==> 06-03 <==
==> flow/design.v (excerpt) <==
module sample_dsp(
	input         clk_20M,
	input         rst_n,
	input         WR,
	input         RD,
	input         CS0,
	input  [7:0]  DSP_Add,
	input  [15:0] DSP_Data_in,
	output [15:0] DSP_Data_out,
	output        DSP_Data_oe,
	input  [6:0]  chAn,
	input  [6:0]  chBn,
	input  [15:0] data_in,
	input         busy0,
	output [3:0]  LED,
	output        cs0_n,
	output        cs1_n,
	output        convst,
	output        enc_rst
);
==> flow/config.mk <==
export PLATFORM = sky130hd
export DESIGN_NAME = sample_dsp
export DESIGN_NICKNAME = sample_dsp
export VERILOG_FILES = /design/flow/design.v
export SDC_FILE = /design/flow/constraint.sdc
export NUM_CORES = 4
export LEC_CHECK = 0
export ABC_AREA = 1
export CAP_MARGIN = 20
export CORE_ASPECT_RATIO = 0.69
export CORE_MARGIN = 2
export CORE_UTILIZATION = 72
export CTS_CLUSTER_DIAMETER = 394
export CTS_CLUSTER_SIZE = 99
export SETUP_SLACK_MARGIN = 0.3
export SLEW_MARGIN = 20
==> flow/constraint.sdc <==
create_clock -name core_clock -period 2.1 [get_ports {clk_20M}]
set_input_delay 0.4200 -clock core_clock [delete_from_list [all_inputs] [get_ports {clk_20M}]]
set_output_delay 0.4200 -clock core_clock [all_outputs]
set_load 0.01 [all_outputs]
run.sh (not shown) runs the stock make flow with config.mk's settings and CLKGATE_MAP_FILE=.
==> inputs of 03-17, as changes to 06-03 <==
Settings changed: ABC_AREA 1 to default, CELL_PAD_IN_SITES_DETAIL_PLACEMENT from default to 1, CORE_ASPECT_RATIO 0.69 to default, CORE_UTILIZATION 72 to 64, CTS_CLUSTER_DIAMETER 394 to default, CTS_CLUSTER_SIZE 99 to default, GPL_TIMING_DRIVEN from default to 0, SETUP_SLACK_MARGIN 0.3 to default, SLEW_MARGIN 20 to 30.
==> flow/constraint.sdc (replaced) <==
create_clock -name core_clock -period 5.0 [get_ports {clk_20M}]
set_input_delay 1.0000 -clock core_clock [delete_from_list [all_inputs] [get_ports {clk_20M}]]
set_output_delay 1.0000 -clock core_clock [all_outputs]
set_load 0.01 [all_outputs]
==> metrics.csv <==
stage,metric,value,unit
die,core-area,0.0429,sq mm
logic_synthesis,synth.top_cell.area_share,47.2,%
place,place_ws,-572,ps
place,dpl-instance-area,0.0364,sq mm
logic_synthesis,synth_area,0.0312,sq mm
die,die_w,255,microns
status,status,did not finish,
logic_synthesis,logic_family,simple AND/OR/NAND/NOR gates,
logic_synthesis,ys_seq_share,47.7,%
logic_synthesis,floorplan.nets,4180,
logic_synthesis,yosysMostFrequentCell,nand2_1,
die,rows,63,
clocking,htree_levels,1,
logic_synthesis,syn_area_per_cell,7.79,sq um
status,lastStage,global routing,
logic_synthesis,ys_cells,4006,
status,error_line,"[ERROR DPL-0038] Utilization greater than 100%, impossible to legalize",
logic_synthesis,simple_gate_area_share,27.7,%
Source of the figures above: 06-03

==> metrics.csv <==
stage,metric,value,unit
status,lastStage,global routing,
logic_synthesis,floorplan.nets,2900,
logic_synthesis,syn_area_per_cell,11.2,sq um
logic_synthesis,synth.top_cell.area_share,48.4,%
logic_synthesis,logic_family,multiplexers,
logic_synthesis,simple_gate_area_share,9.31,%
place,dpl-instance-area,0.0323,sq mm
logic_synthesis,synth_area,0.0305,sq mm
status,error_line,[ERROR GRT-0232] Routing congestion too high. Check the congestion heatmap in the GUI.,
logic_synthesis,yosysMostFrequentCell,dfrtp_1,
status,status,did not finish,
logic_synthesis,ys_seq_share,48.9,%
Source of the figures above: 03-17



==> inputs of 01-22 <==
sample_dsp again, from the RTL that the note above started with.
Settings: LEC_CHECK=0, CAP_MARGIN=20, CELL_PAD_IN_SITES_GLOBAL_PLACEMENT=0, CORE_MARGIN=2, CORE_UTILIZATION=60, GPL_ROUTABILITY_DRIVEN=0, GPL_TIMING_DRIVEN=1, PLACE_DENSITY_LB_ADDON=0.11, SETUP_SLACK_MARGIN=1.23, SLEW_MARGIN=20, TNS_END_PERCENT=70; clock period 4.64 ns.
==> 03-05: changes against 01-22 <==
- ABC_AREA: not set -> 1
- CELL_PAD_IN_SITES_GLOBAL_PLACEMENT: 0 -> not set
- CORE_UTILIZATION: 60 -> 72
- CTS_CLUSTER_DIAMETER: not set -> 206
- GPL_ROUTABILITY_DRIVEN: 0 -> not set
- GPL_TIMING_DRIVEN: 1 -> not set
- PLACE_DENSITY_LB_ADDON: 0.11 -> 0.09
- SETUP_SLACK_MARGIN: 1.23 -> 0.67
- TNS_END_PERCENT: 70 -> not set
==> flow/constraint.sdc (replaced) <==
create_clock -name core_clock -period 2.32 [get_ports {clk_20M}]
set_input_delay 0.4640 -clock core_clock [delete_from_list [all_inputs] [get_ports {clk_20M}]]
set_output_delay 0.4640 -clock core_clock [all_outputs]
set_load 0.01 [all_outputs]
==> qor summary <==
quantity                                                                                               01-22                     03-05
Run status                                                                                    finished clean    stopped before the end
Last stage reached                                                                                         -            global routing
Share of synthesized area spent on multiplexers                                                        0.166                  0.000722
Chip area                                                                                        52600 sq um               45000 sq um
Synthesized cell area                                                                            30500 sq um               31200 sq um
Yosys Instances                                                                                         2726                      4006
Resized cells post-CTS                                                                                    62                       395
Placed Instance Area                                                                             32000 sq um               34600 sq um
Num rows                                                                                                  82                        76
Xor-xnor portion of the synthesized cell area                                                         0.0322                    0.0213
Number of nets at floorplan                                                                             2900                      4180
Area fraction in and, or, nand and nor cells after synthesis                                          0.0931                     0.277
Height of the chip                                                                               229 microns               212 microns
Most common cell in the netlist                                                     sky130_fd_sc_hd__dfrtp_1  sky130_fd_sc_hd__nand2_1
Number of distinct library cell variants in the gate-level netlist after synthesis                        76                        41
Compound-cell area share of the yosys netlist                                                          0.142                     0.115
Post-detail-place hpwl                                                                         55400 microns             62400 microns
YS chip area                                                                                     30500 sq um               31200 sq um
Synthesized instance count                                                                              2726                      4006
Area fraction in full adders, half adders and majority gates                                          0.0486                    0.0474
Chip Width                                                                                       229 microns               212 microns


==> v5 <==
sample_dsp again, from the RTL that the note above started with.
export LEC_CHECK = 0
export CAP_MARGIN = 30
export CELL_PAD_IN_SITES_DETAIL_PLACEMENT = 1
export CELL_PAD_IN_SITES_GLOBAL_PLACEMENT = 2
export CORE_MARGIN = 6
export CORE_UTILIZATION = 40
export CTS_CLUSTER_SIZE = 80
export GPL_ROUTABILITY_DRIVEN = 0
export MIN_ROUTING_LAYER = met2
export SLEW_MARGIN = 20
export TNS_END_PERCENT = 90
create_clock -name core_clock -period 5.0 [get_ports {clk_20M}]
==> v27: changes against v5 <==
Settings changed: CAP_MARGIN 30 to 20, CELL_PAD_IN_SITES_DETAIL_PLACEMENT 1 to default, CELL_PAD_IN_SITES_GLOBAL_PLACEMENT 2 to default, CORE_MARGIN 6 to 2, CORE_UTILIZATION 40 to 72, CTS_CLUSTER_DIAMETER from default to 394, CTS_CLUSTER_SIZE 80 to 99, GPL_ROUTABILITY_DRIVEN 0 to default, MIN_ROUTING_LAYER met2 to default, TNS_END_PERCENT 90 to default.
==> flow/constraint.sdc (replaced) <==
create_clock -name core_clock -period 2.1 [get_ports {clk_20M}]
set_input_delay 0.4200 -clock core_clock [delete_from_list [all_inputs] [get_ports {clk_20M}]]
set_output_delay 0.4200 -clock core_clock [all_outputs]
set_load 0.01 [all_outputs]
==> v4: changes against v5 <==
Settings changed: CAP_MARGIN 30 to 20, CELL_PAD_IN_SITES_GLOBAL_PLACEMENT 2 to default, CORE_MARGIN 6 to 3, CORE_UTILIZATION 40 to 55, CTS_CLUSTER_DIAMETER from default to 349, CTS_CLUSTER_SIZE 80 to default, GPL_TIMING_DRIVEN from default to 0, MAX_ROUTING_LAYER from default to met4, MIN_ROUTING_LAYER met2 to default, SLEW_MARGIN 20 to 15, TNS_END_PERCENT 90 to default.
==> v30: changes against v5 <==
Settings changed: ABC_AREA from default to 1, CAP_MARGIN 30 to 20, CELL_PAD_IN_SITES_DETAIL_PLACEMENT 1 to default, CELL_PAD_IN_SITES_GLOBAL_PLACEMENT 2 to default, CORE_MARGIN 6 to 2, CORE_UTILIZATION 40 to 72, CTS_CLUSTER_DIAMETER from default to 211, CTS_CLUSTER_SIZE 80 to 15, GPL_ROUTABILITY_DRIVEN 0 to default, MIN_ROUTING_LAYER met2 to default, PLACE_DENSITY_LB_ADDON from default to 0.29, TNS_END_PERCENT 90 to default.
==> flow/constraint.sdc (replaced) <==
create_clock -name core_clock -period 2.46 [get_ports {clk_20M}]
set_input_delay 0.4920 -clock core_clock [delete_from_list [all_inputs] [get_ports {clk_20M}]]
set_output_delay 0.4920 -clock core_clock [all_outputs]
set_load 0.01 [all_outputs]
==> notes <==
Combinational power: v30 is larger than v5 (about 80%). Of v30 and v4, v30 has the higher sequential power (gap about 100%, measured against v4). Wire length: v4 > v5 > v30. In v4 the utilization is lower than in v30, by 19 points. Between v30 and v4, the lower register-to-register slack is in v30 (gap 320 ps). Between v5 and v4, the lower final area is in v4 (gap about 0.9%, measured against v4). v27 never finished: it broke off in global routing (5_1_grt) (GRT-0232). v30 finished but fails on negative setup slack. v5 ran to the end with no violations. v4 finished clean. Of v5 and v30, v30 has the higher area after synthesis (gap 2.4%, measured against v30).
==> figures <==
Status: v27 stopped before the end; v4 complete, no violations; v30 failed layout checks; v5 complete, no violations
Failing step: v27 global routing (5_1_grt); v4 -; v30 -; v5 -
Layout check failures: v27 -; v4 -; v30 negative setup slack; v5 -
Placement Rows: v27 75; v4 85; v30 76; v5 100
Most popular library cell in the synthesized design by count: v27 sky130_fd_sc_hd__dfrtp_1; v4 sky130_fd_sc_hd__dfrtp_1; v30 sky130_fd_sc_hd__nand2_1; v5 sky130_fd_sc_hd__dfrtp_1
Stages on the worst setup path: v27 -; v4 10; v30 11; v5 17
Flip-flops: v27 -; v4 595; v30 595; v5 595
Actual transition at the worst max-transition pin: v27 -; v4 1230 ps; v30 772 ps; v5 1050 ps
Combinational gate area: v27 -; v4 14700 um2; v30 15000 um2; v5 14700 um2
Resize count post-CTS: v27 365; v4 4; v30 5; v5 0
Worst path arrival time: v27 -; v4 5290 ps; v30 2950 ps; v5 4850 ps
Count of cells along the worst register-to-register path: v27 -; v4 17; v30 11; v5 17
Yosys simple share: v27 9.31%; v4 9.31%; v30 27.7%; v5 9.31%
Fraction of power consumed by combinational cells: v27 -; v4 18.1%; v30 18.2%; v5 17.6%
Worst Setup End Kind: v27 -; v4 flip-flop; v30 flip-flop; v5 flip-flop
Distinct lib cells: v27 76; v4 76; v30 41; v5 76
Startpoint of the worst-slack reg-to-reg timing path: v27 -; v4 inst.encoder_2.state[1]; v30 inst.encoder_1.state_r1[1]; v5 inst.encoder_4.state[1]


==> harbor <==
Starting RTL as in the previous note.
clock: 2.01 ns
lec_check: 0
abc_area: 1
cap_margin: 40
core_aspect_ratio: 0.69
core_margin: 2
core_utilization: 72
cts_cluster_diameter: 394
cts_cluster_size: 10
place_density: 0.4
setup_slack_margin: 0.3
slew_margin: 20
tns_end_percent: 15
==> juniper (differences from harbor) <==
==> flow/config.mk (replaced) <==
export PLATFORM = sky130hd
export DESIGN_NAME = sample_dsp
export DESIGN_NICKNAME = sample_dsp
export VERILOG_FILES = /design/flow/design.v
export SDC_FILE = /design/flow/constraint.sdc
export NUM_CORES = 4
export LEC_CHECK = 0
export CAP_MARGIN = 20
export CORE_MARGIN = 2
export CORE_UTILIZATION = 25
export SLEW_MARGIN = 20
==> flow/constraint.sdc (replaced) <==
create_clock -name core_clock -period 4.43 [get_ports {clk_20M}]
set_input_delay 0.8860 -clock core_clock [delete_from_list [all_inputs] [get_ports {clk_20M}]]
set_output_delay 0.8860 -clock core_clock [all_outputs]
set_load 0.01 [all_outputs]
==> run summary <==
Synth cell count leaders - 589 x sky130_fd_sc_hd__dfrtp_1, 401 x sky130_fd_sc_hd__mux2_2, 298 x sky130_fd_sc_hd__nand2_1
Std-Cell Core Area - 121,000 sq um
Vertical die dimension - 353 um
Area figure in the yosys stat output - 30,500 sq um
Outcome - complete, no violations
Placed Area - 33,200 sq um
Post-CTS setup-driven buffer insertion count - 0
HPWL after detailed placement - 60,600 um
# the run above: juniper

==> run summary <==
Vertical die dimension - 177 um
First error - [ERROR DPL-0038] Utilization greater than 100%, impossible to legalize
Std-Cell Core Area - 42,900 sq um
Outcome - stopped before the end
Stage where the run ended - 5_1_grt
Area figure in the yosys stat output - 31,200 sq um
Synth cell count leaders - 1,171 x sky130_fd_sc_hd__nand2_1, 589 x sky130_fd_sc_hd__dfrtp_1, 497 x sky130_fd_sc_hd__nand3_1
# the run above: harbor



==> build 41 <==
sample_dsp again, from the RTL that the note above started with.
make LEC_CHECK=0 ABC_AREA=1 CAP_MARGIN=5 CELL_PAD_IN_SITES_GLOBAL_PLACEMENT=0 CORE_MARGIN=2 CORE_UTILIZATION=72 CTS_CLUSTER_SIZE=15 GPL_ROUTABILITY_DRIVEN=0 GPL_TIMING_DRIVEN=1 PLACE_DENSITY_LB_ADDON=0.05 SLEW_MARGIN=20 TNS_END_PERCENT=70 finish   # period 2.46 ns
==> inputs of trial 59, as changes to build 41 <==
==> flow/config.mk (replaced) <==
export PLATFORM = sky130hd
export DESIGN_NAME = sample_dsp
export DESIGN_NICKNAME = sample_dsp
export VERILOG_FILES = /design/flow/design.v
export SDC_FILE = /design/flow/constraint.sdc
export NUM_CORES = 4
export LEC_CHECK = 0
export ABC_AREA = 0
export CAP_MARGIN = 20
export CELL_PAD_IN_SITES_GLOBAL_PLACEMENT = 0
export CORE_MARGIN = 2
export CORE_UTILIZATION = 71
export GPL_ROUTABILITY_DRIVEN = 0
export GPL_TIMING_DRIVEN = 1
export MIN_ROUTING_LAYER = met1
export PLACE_DENSITY_LB_ADDON = 0.1
export SETUP_SLACK_MARGIN = -0.09
export SLEW_MARGIN = 20
==> flow/constraint.sdc (replaced) <==
create_clock -name core_clock -period 2.9 [get_ports {clk_20M}]
set_input_delay 0.5800 -clock core_clock [delete_from_list [all_inputs] [get_ports {clk_20M}]]
set_output_delay 0.5800 -clock core_clock [all_outputs]
set_load 0.01 [all_outputs]
==> qor summary <==
Final Power: build 41 27.6 mW; trial 59 24.7 mW
Mux share: build 41 0.0722%; trial 59 16.6%
Die outline height: build 41 212 µm; trial 59 211 µm
DP HPWL: build 41 59200 µm; trial 59 62000 µm
Non-clock buffer area fraction after layout: build 41 6.82%; trial 59 12.6%
Area fraction in and, or, nand and nor cells: build 41 27.7%; trial 59 9.31%
Global Route Usage Sum: build 41 39.5%; trial 59 46.8%
Synthesized chip area reported by yosys: build 41 31200 µm²; trial 59 30500 µm²
Final worst hold slack: build 41 0.295 ns; trial 59 0.380 ns
Power dissipated by switching net loads: build 41 8.14 mW; trial 59 7.48 mW
DR WL/cell: build 41 19.1 µm; trial 59 32.5 µm
CP peak stage delay: build 41 0.41 ns; trial 59 0.47 ns
Critical path peak fanout: build 41 7; trial 59 6
Result of the run: build 41 complete, but fails checks; trial 59 complete, but fails checks
Reasons for failing layout checks: build 41 setup timing; trial 59 setup timing
CORE AREA: build 41 42900 µm²; trial 59 42100 µm²


==> job 3643 <==
sample_dsp again, from the RTL that the note above started with.
==> flow/config.mk <==
export PLATFORM = sky130hd
export DESIGN_NAME = sample_dsp
export DESIGN_NICKNAME = sample_dsp
export VERILOG_FILES = /design/flow/design.v
export SDC_FILE = /design/flow/constraint.sdc
export NUM_CORES = 4
export LEC_CHECK = 0
export CAP_MARGIN = 20
export CELL_PAD_IN_SITES_DETAIL_PLACEMENT = 1
export CORE_MARGIN = 3
export CORE_UTILIZATION = 55
export GPL_TIMING_DRIVEN = 0
export MAX_ROUTING_LAYER = met4
export SLEW_MARGIN = 30
==> flow/constraint.sdc <==
create_clock -name core_clock -period 5.0 [get_ports {clk_20M}]
set_input_delay 1.0000 -clock core_clock [delete_from_list [all_inputs] [get_ports {clk_20M}]]
set_output_delay 1.0000 -clock core_clock [all_outputs]
set_load 0.01 [all_outputs]
==> inputs of job 3977, as changes to job 3643 <==
- ABC_AREA: default -> 1
- CELL_PAD_IN_SITES_DETAIL_PLACEMENT: 1 -> default
- CORE_MARGIN: 3 -> 2
- CORE_UTILIZATION: 55 -> 72
- CTS_CLUSTER_DIAMETER: default -> 211
- CTS_CLUSTER_SIZE: default -> 13
- GPL_TIMING_DRIVEN: 0 -> default
- MAX_ROUTING_LAYER: met4 -> default
- PLACE_DENSITY_LB_ADDON: default -> 0.28
- SETUP_SLACK_MARGIN: default -> 0.64
- SLEW_MARGIN: 30 -> 20
==> flow/constraint.sdc (replaced) <==
create_clock -name core_clock -period 2.47 [get_ports {clk_20M}]
set_input_delay 0.4940 -clock core_clock [delete_from_list [all_inputs] [get_ports {clk_20M}]]
set_output_delay 0.4940 -clock core_clock [all_outputs]
set_load 0.01 [all_outputs]
==> results <==
item	job 3977	job 3643
Outcome	stopped before the end	finished clean
Stage where the flow stopped	global routing (5_1_grt)	-
Core Box Area	0.04289 mm^2	0.05435 mm^2
RePlAce Congestion	1.005	1.006
Die footprint	0.04502 mm^2	0.05823 mm^2
Number of hold buffers added after cts	1	0
Initial Util	72.76%	56.04%
Cell count after synthesis	4,006	2,726
Pre-CTS worst setup slack	-0.2449 ns	-0.1918 ns
Post-synth mux share	0.07218%	16.59%
Area fraction in full adders, half adders and majority gates	4.740%	4.856%
# H-tree levels	2	3
Area fraction in xor and xnor cells	2.133%	3.221%
Row count	76	85
Port Buffers	84	82
Postcts setup bufs	176	0
Nets in the synthesized netlist	4,180	2,900
Area of placed instances	0.03437 mm^2	0.03248 mm^2
Mean Syn Cell Area	7.789 um^2	11.17 um^2
Total cell area reported by yosys after synthesis	0.03120 mm^2	0.03045 mm^2
Placed cells	4,629	3,557
Sequential area share after synthesis	47.74%	48.92%
And+or+nand+nor area frac	27.74%	9.306%
HPWL after DPL	61,160 um	75,450 um
Fraction of post-synthesis cell area in the top cell type by area	47.24%	48.40%
Die span in y	212.2 um	241.3 um
Area fraction in compound gates after synthesis	11.54%	14.21%
Power figures rest on the tool's default switching activity, not on a simulated workload.
